==> onyx <==
==> flow/design.v (excerpt) <==
module float_adder(
    input   clk,
    input   rst,
    input   [31:0]  x,
    input   [31:0]  y,
    output  reg [31:0]  z,
    output  reg [1:0]   overflow  
);
export LEC_CHECK = 0
export CAP_MARGIN = 20
export CELL_PAD_IN_SITES_DETAIL_PLACEMENT = 2
export CELL_PAD_IN_SITES_GLOBAL_PLACEMENT = 1
export CORE_ASPECT_RATIO = 1.77
export CORE_MARGIN = 2
export CORE_UTILIZATION = 33
export CTS_CLUSTER_SIZE = 74
export GPL_ROUTABILITY_DRIVEN = 0
export GPL_TIMING_DRIVEN = 1
export MAX_ROUTING_LAYER = met4
export MIN_ROUTING_LAYER = met2
export PLACE_DENSITY = 0.9
export SETUP_SLACK_MARGIN = -0.03
export SLEW_MARGIN = 20
export TNS_END_PERCENT = 25
create_clock -name core_clock -period 3.97 [get_ports {clk}]
run.sh (not shown) runs the stock make flow with config.mk's settings and CLKGATE_MAP_FILE=.
==> quartz: changes against onyx <==
==> flow/config.mk (replaced) <==
export PLATFORM = sky130hd
export DESIGN_NAME = float_adder
export DESIGN_NICKNAME = float_adder
export VERILOG_FILES = /design/flow/design.v
export SDC_FILE = /design/flow/constraint.sdc
export NUM_CORES = 4
export LEC_CHECK = 0
export CAP_MARGIN = 0
export CELL_PAD_IN_SITES_GLOBAL_PLACEMENT = 0
export CORE_MARGIN = 2
export CORE_UTILIZATION = 70
export CTS_CLUSTER_SIZE = 22
export GPL_TIMING_DRIVEN = 1
export MAX_ROUTING_LAYER = met5
export MIN_ROUTING_LAYER = met1
export SETUP_SLACK_MARGIN = 0.34
export SLEW_MARGIN = 20
export TNS_END_PERCENT = 25
==> flow/constraint.sdc (replaced) <==
create_clock -name core_clock -period 2.46 [get_ports {clk}]
set_input_delay 0.4920 -clock core_clock [delete_from_list [all_inputs] [get_ports {clk}]]
set_output_delay 0.4920 -clock core_clock [all_outputs]
set_load 0.01 [all_outputs]
==> reports/summary.txt <==
total track usage -> 75.5%
Place WS -> -0.300 ns
Root Buffer -> clkbuf_16
die area -> 54200 sq um
Die Y -> 308 um
Post-CTS Setup Repair Bufs -> 18
placed insts -> 2646
met2 Track Usage GR -> 77.6%
post-CTS sizing -> 19
CTS Buf Count -> 23
FP Rows -> 111
Fail Step -> 5_1_grt
outcome -> did not finish
die width -> 176 um
met3 usage -> 76.8%
tool error -> [ERROR GRT-0116] Global routing finished with congestion. Check the congestion regions in the DRC Viewer.
number of H-tree levels -> 1
(the above is from onyx)
==> reports/summary.txt <==
Die Y -> 161 um
Seq cells post-synth -> 209
Fail Step -> 4_1_cts
die width -> 161 um
EDFF count, synth -> 203
outcome -> did not finish
placed insts -> 2798
yosys synthesis chip area -> 17300 sq um
FP Rows -> 57
tool error -> [ERROR DPL-0038] Utilization greater than 100%, impossible to legalize
Synth top cell by count -> edfxtp_1
die area -> 25900 sq um
Place WS -> -1.27 ns
(the above is from quartz)

========
==> run a: inputs <==
==> flow/design.v <==
module float_adder(
    input   clk,
    input   rst,
    input   [31:0]  x,
    input   [31:0]  y,
    output  reg [31:0]  z,
    output  reg [1:0]   overflow  
);
    reg [24:0] m_x, m_y, m_z;
    reg [27:0] m_x_ext, m_y_ext, m_z_ext;
    reg [7:0] e_x, e_y, e_z;
    reg [2:0] s_x, s_y, s_z;
    reg [2:0] state_now;
    parameter S_start = 3'b000;
    parameter S_align = 3'b001;
    parameter S_add = 3'b010;
    parameter S_normal = 3'b011;
    parameter S_overflow = 3'b100;
    parameter S_zerocheck = 3'b101;
    parameter S_IDLE = 3'b110;
    wire [5:0] shift_bit;
    FHB32 fhb32_x(
        .x({4'b0, m_z_ext}),
        .high_bit(shift_bit)
    );
    always @(posedge clk or negedge rst) begin
        if (!rst) begin
            state_now <= S_start;
        end
        else begin
            case(state_now)
                S_start: begin
                    if ((x[30:23] == 8'd255 && x[22:0] != 0) || (y[30:23] == 8'd255 && y[22:0] != 0))
                        state_now <= S_overflow;
                    else if ((x[30:23] == 8'd255 && x[22:0] == 0) || (y[30:23] == 8'd255 && y[22:0] == 0))
                        state_now <= S_overflow;
                    else
                        state_now <= S_zerocheck;
                end
                S_zerocheck: begin
                    if ((m_x[22:0] == 0 && e_x == 8'b0) || (m_y[22:0] == 0 && e_y == 8'b0))
                        state_now <= S_overflow;
                    else
                        state_now <= S_align;
                end
                S_align: state_now <= S_add;
                S_add: begin
                    if (s_x != s_y && m_x_ext == m_y_ext)
                        state_now <= S_overflow;
                    else
                        state_now <= S_normal;
                end
                S_normal: state_now <= S_overflow;
                default: state_now <= S_IDLE;
            endcase
        end
    end
    always @(posedge clk) begin
        case(state_now)
            S_start: begin
                e_x <= x[30:23];
                e_y <= y[30:23];
                m_x <= {2'b01, x[22:0]};  
                m_y <= {2'b01, y[22:0]};
                s_x <= {2'b0, x[31]};
                s_y <= {2'b0, y[31]};
                if ((x[30:23] == 8'd255 && x[22:0] != 0) || (y[30:23] == 8'd255 && y[22:0] != 0)) begin
                    overflow <= 2'b11;
                    s_z <= 3'd1;
                    e_z <= 8'd255;
                    m_z <= 25'h7fffff;
                end
                else if ((x[30:23] == 8'd255 && x[22:0] == 0) || (y[30:23] == 8'd255 && y[22:0] == 0)) begin
                    overflow <= 2'b11;
                    s_z <= {2'b0, x[31]};
                    e_z <= 8'd255;
                    if ((x[30:23] == 8'd255 && x[22:0] == 0) && (y[30:23] == 8'd255 && y[22:0] == 0) && x[31] != y[31]) begin
                        m_z <= 25'h7fffff;
                    end else begin
                        m_z <= 25'b0;
                    end
                end
                else begin
                    overflow <= 2'b00;
                end
            end
            S_zerocheck: begin
                if (m_x[22:0] == 0 && e_x == 8'b0) begin
                    s_z <= s_y;
                    e_z <= e_y;
                    m_z <= m_y;
                end
                else if (m_y[22:0] == 0 && e_y == 8'b0) begin
                    s_z <= s_x;
                    e_z <= e_x;
                    m_z <= m_x;
                end
            end
            S_align: begin
                if (e_x == e_y) begin
                    e_z <= e_x;
                    m_x_ext <= {m_x[23:0], 3'b0};
                    m_y_ext <= {m_y[23:0], 3'b0};
                end else if (e_x < e_y) begin
                    e_z <= e_y;
                    m_x_ext <= {m_x >> (e_y - e_x), 3'b0};
                    m_y_ext <= {m_y[23:0], 3'b0};
                end else begin
                    e_z <= e_x;
                    m_x_ext <= {m_x[23:0], 3'b0};
                    m_y_ext <= {m_y >> (e_x - e_y), 3'b0};
                end
            end
            S_add: begin
                if (s_x == s_y) begin
                    m_z_ext <= m_x_ext + m_y_ext;
                    s_z <= s_x;
                end else begin
                    if (m_x_ext < m_y_ext) begin
                        m_z_ext <= m_y_ext - m_x_ext;
                        s_z <= s_y;
                    end else if (m_x_ext > m_y_ext) begin
                        m_z_ext <= m_x_ext - m_y_ext;
                        s_z <= s_x;
                    end else begin
                        m_z <= 25'd0;
                        e_z <= 8'd0;
                        s_z <= 3'd0;
                    end
                end
            end
            S_normal: begin
                if (m_z_ext[27] == 1'b1) begin
                    if (e_z == 8'd254) begin
                        s_z <= s_x;
                        e_z <= 8'd255;
                        m_z <= 0;
                        overflow <= 2'b01;
                    end else begin
                        m_z <= {1'b0, m_z_ext[26:4]};
                        e_z <= e_z + 8'b1;
                    end
                end else begin
                    if (m_z_ext[26] == 1'b0 && e_z >= 1) begin
                        m_z <= (m_z_ext << (6'd26 - shift_bit)) >> 3;
                        e_z <= e_z + shift_bit - 6'd26;
                    end
                    else begin
                        m_z <= m_z_ext[27:3];
                    end
                end
            end
            S_overflow: begin
                z <= {s_z[0], e_z[7:0], m_z[22:0]};
            end
            default: ;
        endcase
    end
endmodule
module FHB32(
    input [31:0] x,
    output reg [5:0] high_bit
);
    integer i;
    always @(*) begin
        high_bit = 0;
        for (i = 0; i < 32; i = i + 1)
            if (x[i] == 1'b1) high_bit = i[5:0];
    end
endmodule
==> flow/run.sh <==
#!/bin/bash
# the make line also repeats each setting of config.mk as NAME=value (left out here)
make -C /OpenROAD-flow-scripts/flow DESIGN_CONFIG=/design/flow/config.mk WORK_HOME=/design/flow/orfs CLKGATE_MAP_FILE= finish
==> flow/config.mk <==
export PLATFORM = sky130hd
export DESIGN_NAME = float_adder
export DESIGN_NICKNAME = float_adder
export VERILOG_FILES = /design/flow/design.v
export SDC_FILE = /design/flow/constraint.sdc
export NUM_CORES = 4
export LEC_CHECK = 0
export ABC_AREA = 1
export CAP_MARGIN = 20
export CORE_MARGIN = 2
export CORE_UTILIZATION = 72
export CTS_CLUSTER_DIAMETER = 375
export CTS_CLUSTER_SIZE = 93
export PLACE_DENSITY = 0.43
export SLEW_MARGIN = 20
==> flow/constraint.sdc <==
create_clock -name core_clock -period 3.38 [get_ports {clk}]
set_input_delay 0.6760 -clock core_clock [delete_from_list [all_inputs] [get_ports {clk}]]
set_output_delay 0.6760 -clock core_clock [all_outputs]
set_load 0.01 [all_outputs]
==> inputs of run b, as changes to run a <==
==> flow/config.mk (replaced) <==
export PLATFORM = sky130hd
export DESIGN_NAME = float_adder
export DESIGN_NICKNAME = float_adder
export VERILOG_FILES = /design/flow/design.v
export SDC_FILE = /design/flow/constraint.sdc
export NUM_CORES = 4
export LEC_CHECK = 0
export CAP_MARGIN = 35
export CELL_PAD_IN_SITES_DETAIL_PLACEMENT = 1
export CELL_PAD_IN_SITES_GLOBAL_PLACEMENT = 3
export CORE_ASPECT_RATIO = 0.56
export CORE_MARGIN = 2
export CORE_UTILIZATION = 33
export GPL_ROUTABILITY_DRIVEN = 0
export GPL_TIMING_DRIVEN = 0
export HOLD_SLACK_MARGIN = -0.05
export MIN_ROUTING_LAYER = met2
export PLACE_DENSITY_LB_ADDON = 0.24
export SLEW_MARGIN = 20
export TNS_END_PERCENT = 80
==> flow/constraint.sdc (replaced) <==
create_clock -name core_clock -period 3.18 [get_ports {clk}]
set_input_delay 0.6360 -clock core_clock [delete_from_list [all_inputs] [get_ports {clk}]]
set_output_delay 0.6360 -clock core_clock [all_outputs]
set_load 0.01 [all_outputs]
==> inputs of run c, as changes to run a <==
--- a/flow/config.mk
+++ b/flow/config.mk
@@ -8,8 +8,11 @@
 export ABC_AREA = 1
 export CAP_MARGIN = 20
+export CORE_ASPECT_RATIO = 1.43
 export CORE_MARGIN = 2
 export CORE_UTILIZATION = 72
-export CTS_CLUSTER_DIAMETER = 375
-export CTS_CLUSTER_SIZE = 93
-export PLACE_DENSITY = 0.43
+export CTS_CLUSTER_DIAMETER = 102
+export CTS_CLUSTER_SIZE = 97
+export HOLD_SLACK_MARGIN = 0.29
+export PLACE_DENSITY_LB_ADDON = 0.14
+export SETUP_SLACK_MARGIN = 0.81
 export SLEW_MARGIN = 20
==> flow/constraint.sdc (replaced) <==
create_clock -name core_clock -period 2.75 [get_ports {clk}]
set_input_delay 0.5500 -clock core_clock [delete_from_list [all_inputs] [get_ports {clk}]]
set_output_delay 0.5500 -clock core_clock [all_outputs]
set_load 0.01 [all_outputs]
==> comparison <==
In synthesized cell count, run c and run a do not differ. Die size, lowest first: run a, run c, run b. Against run b, the synthesized area of run a is smaller by about 4%. Run a never finished: it broke off in 5_1_grt (GRT-0232). Run c failed in 3_5_place_dp (DPL-0033). Run b did not get past 5_1_grt.
==> figures <==
Yosys-reported design area after synthesis: run a 0.0166 sq mm; run c 0.0166 sq mm; run b 0.0173 sq mm
Site row count: run a 55; run c 66; run b 62
Initial standard-cell utilization of the core: run a 73.3%; run c 73.0%; run b 33.6%
Simple Share, Synth: run a 22.7%; run c 22.7%; run b 16.1%
Yosys top cell area share: run a 36.7%; run c 36.7%; run b 35.3%
Result of the run: run a stopped before the end; run c stopped before the end; run b stopped before the end
Stage where the flow stopped: run a 5_1_grt; run c 3_5_place_dp; run b 5_1_grt
Die width: run a 156 um; run c 131 um; run b 310 um
Std-Cell Core Area: run a 0.0226 sq mm; run c 0.0227 sq mm; run b 0.0514 sq mm
Mapped Nets: run a 2323; run c 2323; run b 2083
Synthesized-area fraction occupied by ao, oa, aoi and oai cells: run a 19.3%; run c 19.3%; run b 22.6%
Area fraction in mux cells: run a 0.543%; run c 0.543%; run b 8.36%
Number of distinct library cells after synthesis: run a 66; run c 66; run b 92
Clock Root Buffer: run a clkbuf_16; run c -; run b clkbuf_16
Final GP Congestion: run a 1.20; run c 1.22; run b -
Average size of a mapped cell: run a 7.74 sq um; run c 7.74 sq um; run b 9.07 sq um
Total cells reported by yosys after synthesis: run a 2144; run c 2144; run b 1904
Cells after DPL: run a 2590; run c -; run b 2710
Clock sink total: run a 209; run c -; run b 209
